==> flow/design.v <==
module fpadd (
    clk, reset, start,
    a, b,
    sum, 
    done
);
    input clk, reset, start;
    input [31:0] a, b;
    output [31:0] sum;
    output done;
    reg sign_a, sign_b, sign_r;
    reg [7:0] exp_a, exp_b, exp_r;
	reg [25:0] mant_a, mant_b;
    reg [25:0] mant_r;
	reg [31:0] sum;  
	reg done;
    reg [23:0] mant_sum;
    parameter IDLE = 3'b000;
    parameter SIGN = 3'b001;
    parameter SHIFT = 3'b010;
    parameter ADD = 3'b011;
	parameter RESSIGN = 3'b100;
    parameter NORM = 3'b101;
    parameter SEARCH = 3'b110;
	parameter FIN = 3'b111;
    reg[2:0] pres_state;
	always @(posedge clk) begin
	    if(reset) begin
			exp_a <= 0; exp_b <= 0; exp_r <= 0;
			mant_a <= 0; mant_b <= 0; mant_r <= 0;
			sign_a <= 0; sign_b <= 0; sign_r <= 0;
			done <= 0; sum <= 0; mant_sum <= 0;
    	end
    	else if(start) begin
	    	sign_a <= a[31];
	    	sign_b <= b[31];
			exp_a <= a[30:23];
			exp_b <= b[30:23];
			mant_a <= {3'b001, a[22:0]};  
			mant_b <= {3'b001, b[22:0]};  
	    	done <= 0;
	    	pres_state <= IDLE;
	    end
	    else begin
	    	case(pres_state)
			IDLE:  
	    	begin
		    	if ((exp_a == 8'b0) && (mant_a[22:0] == 22'b0 && mant_a[23] == 1'b1)) begin
					sum <= {sign_b, exp_b, mant_b[22:0]};
					done <= 1;
					pres_state <= FIN;
		    	end
	    		else if ((exp_b == 8'b0) && (mant_b[22:0] == 22'b0 && mant_b[23] == 1'b1)) begin
					sum <= {sign_a, exp_a, mant_a[22:0]};
					done <= 1;
					pres_state <= FIN;
		    	end
				else if (exp_a == 8'b11111111) begin
					sum <= {sign_a, exp_a, mant_a[22:0]};
					done <= 1;
					pres_state <= FIN;
				end
				else if (exp_b == 8'b11111111) begin
					sum <= {sign_b, exp_b, mant_b[22:0]};
					done <= 1;
					pres_state <= FIN;
				end
				else begin
					pres_state <= SIGN;
				end
			end	
			SIGN:  
			begin
				if (sign_a) begin
					mant_a <= ~mant_a + 1;
				end	
				if (sign_b) begin
					mant_b <= ~mant_b + 1;
				end	
				pres_state <= SHIFT;
			end
			SHIFT:  
			begin
				if(exp_a > exp_b) begin
					mant_b <= {sign_b, mant_b[25:1]};  
					exp_b <= exp_b + 1;
					exp_r <= exp_a;
				end
				else if(exp_a < exp_b) begin
					mant_a <= {sign_a, mant_a[25:1]};  
					exp_a <= exp_a + 1;
					exp_r <= exp_b;
				end
				else
					exp_r <= exp_a;
				pres_state <= (exp_a == exp_b) ? ADD : pres_state;
			end
			ADD:  
			begin
				mant_r <= mant_a + mant_b;
				pres_state <= RESSIGN;
			end
			RESSIGN:  
			begin
				if (mant_r[25] == 1) begin
					sign_r <= 1;
					mant_r <= -mant_r;
				end else begin
					sign_r <= 0;
				end
				pres_state <= NORM;
			end
			NORM:  
			begin
				if (mant_r == 0) begin
					exp_r <= 0;
					pres_state <= FIN;
				end else if ((mant_r[24] == 0) && (mant_r[23] == 1)) begin
					pres_state <= FIN;
				end else if (mant_r[24] == 1) begin
					mant_r <= mant_r >> 1;
					exp_r  <= exp_r + 1;
					pres_state <= FIN;
				end else
					pres_state <= SEARCH;
			end
			SEARCH:  
			begin
				if(mant_r[23] != 1) begin
					mant_r <= mant_r << 1;
					exp_r  <= exp_r - 1;
					pres_state <= SEARCH;
				end else
					pres_state <= FIN;
			end
			FIN:
			begin
				if (!done) begin
					sum <= {sign_r, exp_r, {mant_r[22:0]}};
					done <= 1;
				end
			end
			endcase
	    end
	end
endmodule
clock: 3.11 ns
lec_check: 0
abc_area: 0
cap_margin: 5
cell_pad_in_sites_detail_placement: 0
core_aspect_ratio: 0.5
core_margin: 9
core_utilization: 55
cts_cluster_diameter: 53
cts_cluster_size: 20
gpl_routability_driven: 0
place_density: 0.53
setup_slack_margin: 0.77
slew_margin: 20
tns_end_percent: 70
run.sh (not shown) runs the stock make flow with config.mk's settings and CLKGATE_MAP_FILE=.
Edit:
- CELL_PAD_IN_SITES_DETAIL_PLACEMENT: 0 -> default
- CORE_ASPECT_RATIO: 0.5 -> default
- CORE_MARGIN: 9 -> 2
- CORE_UTILIZATION: 55 -> 69
- CTS_CLUSTER_DIAMETER: 53 -> default
- GPL_ROUTABILITY_DRIVEN: 0 -> 1
- PLACE_DENSITY: 0.53 -> default
- SETUP_SLACK_MARGIN: 0.77 -> default
- clock period: 3.11 -> 3.27 ns (I/O delays scaled with it)
Outcome: The changed run finished clean. Utilization came out higher by 2.0 points. Critical path depth came out lower by 1. Hold slack is better by 0.0038 ns. Non-clock buffer count came out lower by 95. Routed wire length came out lower by 23%. Cell count came out lower by 7.3%. Fmax came out lower by 5.6%.
Edit:
- CORE_UTILIZATION: 69 -> 65
- CTS_CLUSTER_DIAMETER: default -> 96
- MAX_ROUTING_LAYER: default -> met4
- PLACE_DENSITY_LB_ADDON: default -> 0.22
- SETUP_SLACK_MARGIN: default -> -0.2
- clock period: 3.27 -> 2.5 ns (I/O delays scaled with it)
=> The new run ran to the end with violations: setup timing. Synthesized area does not change. Utilization came out higher by 4.6 points. Final area came out higher by roughly a tenth. Fmax came out higher by roughly a tenth. Routed wire length came out higher by about a fifth. Global-route usage came out higher by 4.2 points. Sequential share of layout area came out lower by 2.2 points. Hold slack loses 0.15 ns. Clock power came out higher by well over a third. Synthesized cell count does not change.
Edit:
- ABC_AREA: 0 -> default
- CAP_MARGIN: 5 -> 20
- CORE_UTILIZATION: 65 -> 21
- CTS_CLUSTER_DIAMETER: 96 -> default
- CTS_CLUSTER_SIZE: 20 -> default
- GPL_ROUTABILITY_DRIVEN: 1 -> default
- MAX_ROUTING_LAYER: met4 -> default
- PLACE_DENSITY_LB_ADDON: 0.22 -> default
- SETUP_SLACK_MARGIN: -0.2 -> default
- TNS_END_PERCENT: 70 -> default
- clock period: 2.5 -> 5.2 ns (I/O delays scaled with it)
With this change the flow completed with no timing, DRC or antenna violations; final area drops by 8.8%; worst setup slack improved by 1.7 ns; final cell count came out higher by 13%; non-clock buffer count falls by 200.

v14:
// fpadd: RTL as listed in full above, without the edits since
Settings: LEC_CHECK=0, ABC_AREA=1, CAP_MARGIN=20, CORE_ASPECT_RATIO=0.5, CORE_MARGIN=2, CORE_UTILIZATION=59, CTS_CLUSTER_DIAMETER=378, CTS_CLUSTER_SIZE=98, PLACE_DENSITY=0.37, SETUP_SLACK_MARGIN=0.09, SLEW_MARGIN=20, TNS_END_PERCENT=5; clock period 5.0 ns.
> inputs changed (v14 -> v43)
Settings: TNS_END_PERCENT removed (was 5); SETUP_SLACK_MARGIN removed (was 0.09); CELL_PAD_IN_SITES_DETAIL_PLACEMENT newly set to 1; ABC_AREA removed (was 1); PLACE_DENSITY removed (was 0.37); CTS_CLUSTER_DIAMETER changed from 378 to 393; CORE_UTILIZATION changed from 59 to 40; CORE_ASPECT_RATIO removed (was 0.5); CTS_CLUSTER_SIZE removed (was 98).
==> comparison <==
v14 → v43: total routed wire length on the met1 layer has increased; arrival time reported for the critical path endpoint rose 0.51 ns; number of buffers inserted by hold repair at cts level; worst hold slack after final layout moved up; internal power consumption down 16%. On shortest clock period the worst path allows after layout: between v43 and v14, it ends up higher for v43. In terms of count of H-tree levels built during CTS, v43 and v14 differ only marginally. The number of buffers outside the clock class in the layout in v43 was higher than what v14 gave. The number of buffers created by CTS on v43 is in line with that on v14. v43 ends up with lower post-synth design cell area than v14 does.
Modified inputs, v24 compared to v43
Settings: CTS_CLUSTER_DIAMETER no longer set, was 393; CELL_PAD_IN_SITES_DETAIL_PLACEMENT no longer set, was 1; ABC_AREA now 1, previously not set; CORE_UTILIZATION now 70, was 40; the clock period (ns, I/O delays scaled along) now 2.51, was 5.0.
Findings:
The highest signal layer in the routed design comes out met4 in one run and met5 in the other, namely in v43 and v24 respectively.
v24 vs. v43: area of the mapped netlist now sits higher, synthesized instance count now sits higher, combinational group share of total power now sits higher, die size now sits lower.
Compared with v43, in v24 global-route wire length before repair +6.1%, average wire per cell in the routed design -17%.
Of v43 and v24, the lower xor and xnor area share after synthesis belongs to v24.
Cmp v24 vs v43: met1 track demand over resource in global routing higher in v24
What v17 does differently from v24 at the input level:
Settings: an added CTS_CLUSTER_SIZE of 23; a change of ABC_AREA from 1 to 0; a change of the clock period (ns, I/O delays scaled along) from 2.51 to 2.06.
Findings:
v17 vs v24: effective utilization at floorplan up. Average cell area after synthesis, v24 and v17: larger value in v17. v24 | stages: all done | timing, DRC, antenna: all pass. v17 is listed as incomplete: the tool reported an error in 4_1_cts and the run ended there. Cmp v24 and v17 / multiplexer share of the synthesized area / higher: v17.
diff inputs: v17 => v44
Settings: swapping 70 for 69 in CORE_UTILIZATION; putting HOLD_SLACK_MARGIN at -0.08 where nothing was set; putting SETUP_SLACK_MARGIN at 0.43 where nothing was set; swapping 2.06 for 2.67 in the clock period (ns, I/O delays scaled along).
==> comparison <==
The runs compared here, v44 and v17, all ended either early or with open violations. v44 | ERROR | 5_1_grt. v17 never completed, since it errored out during 4_1_cts. Cmp v44 and v17 / worst setup slack after placement / lower: v17. v44 and v17 ended up with roughly the same cell area after synthesis. v44 vs. v17: placed cell count now smaller; chip area has increased; arithmetic-cell share of the synthesized area counting full adders, half adders and majority gates flat; placeable core region went up; detailed placer's ending HPWL dropped 11000 um.
For v7, these inputs were changed with respect to v44:
Settings: clearing CTS_CLUSTER_SIZE, which used to be 23; clearing HOLD_SLACK_MARGIN, which used to be -0.08; clearing ABC_AREA, which used to be 0; clearing SETUP_SLACK_MARGIN, which used to be 0.43; swapping 69 for 55 in CORE_UTILIZATION; swapping 2.67 for 3.66 in the clock period (ns, I/O delays scaled along).
Findings:
Per the final summary, v7 finished and its layout is clean on timing, DRC and antenna. [compare] base=v44 new=v7: overall die area increased about 25%; sequential share of the synthesized area essentially unchanged; weighted congestion reported at the end of routability-driven placement decreased 0.11. From v44 to v7 the numbers moved as follows: area of the synthesized netlist per yosys stat ~0 delta; post-placement cell area -about 7%; deepest clock path buffer count ~0 delta. Looking at number of gates resized after cts, v7 sits 230 below v44.
No activity file was given, so power comes from the tool's default toggle rates.
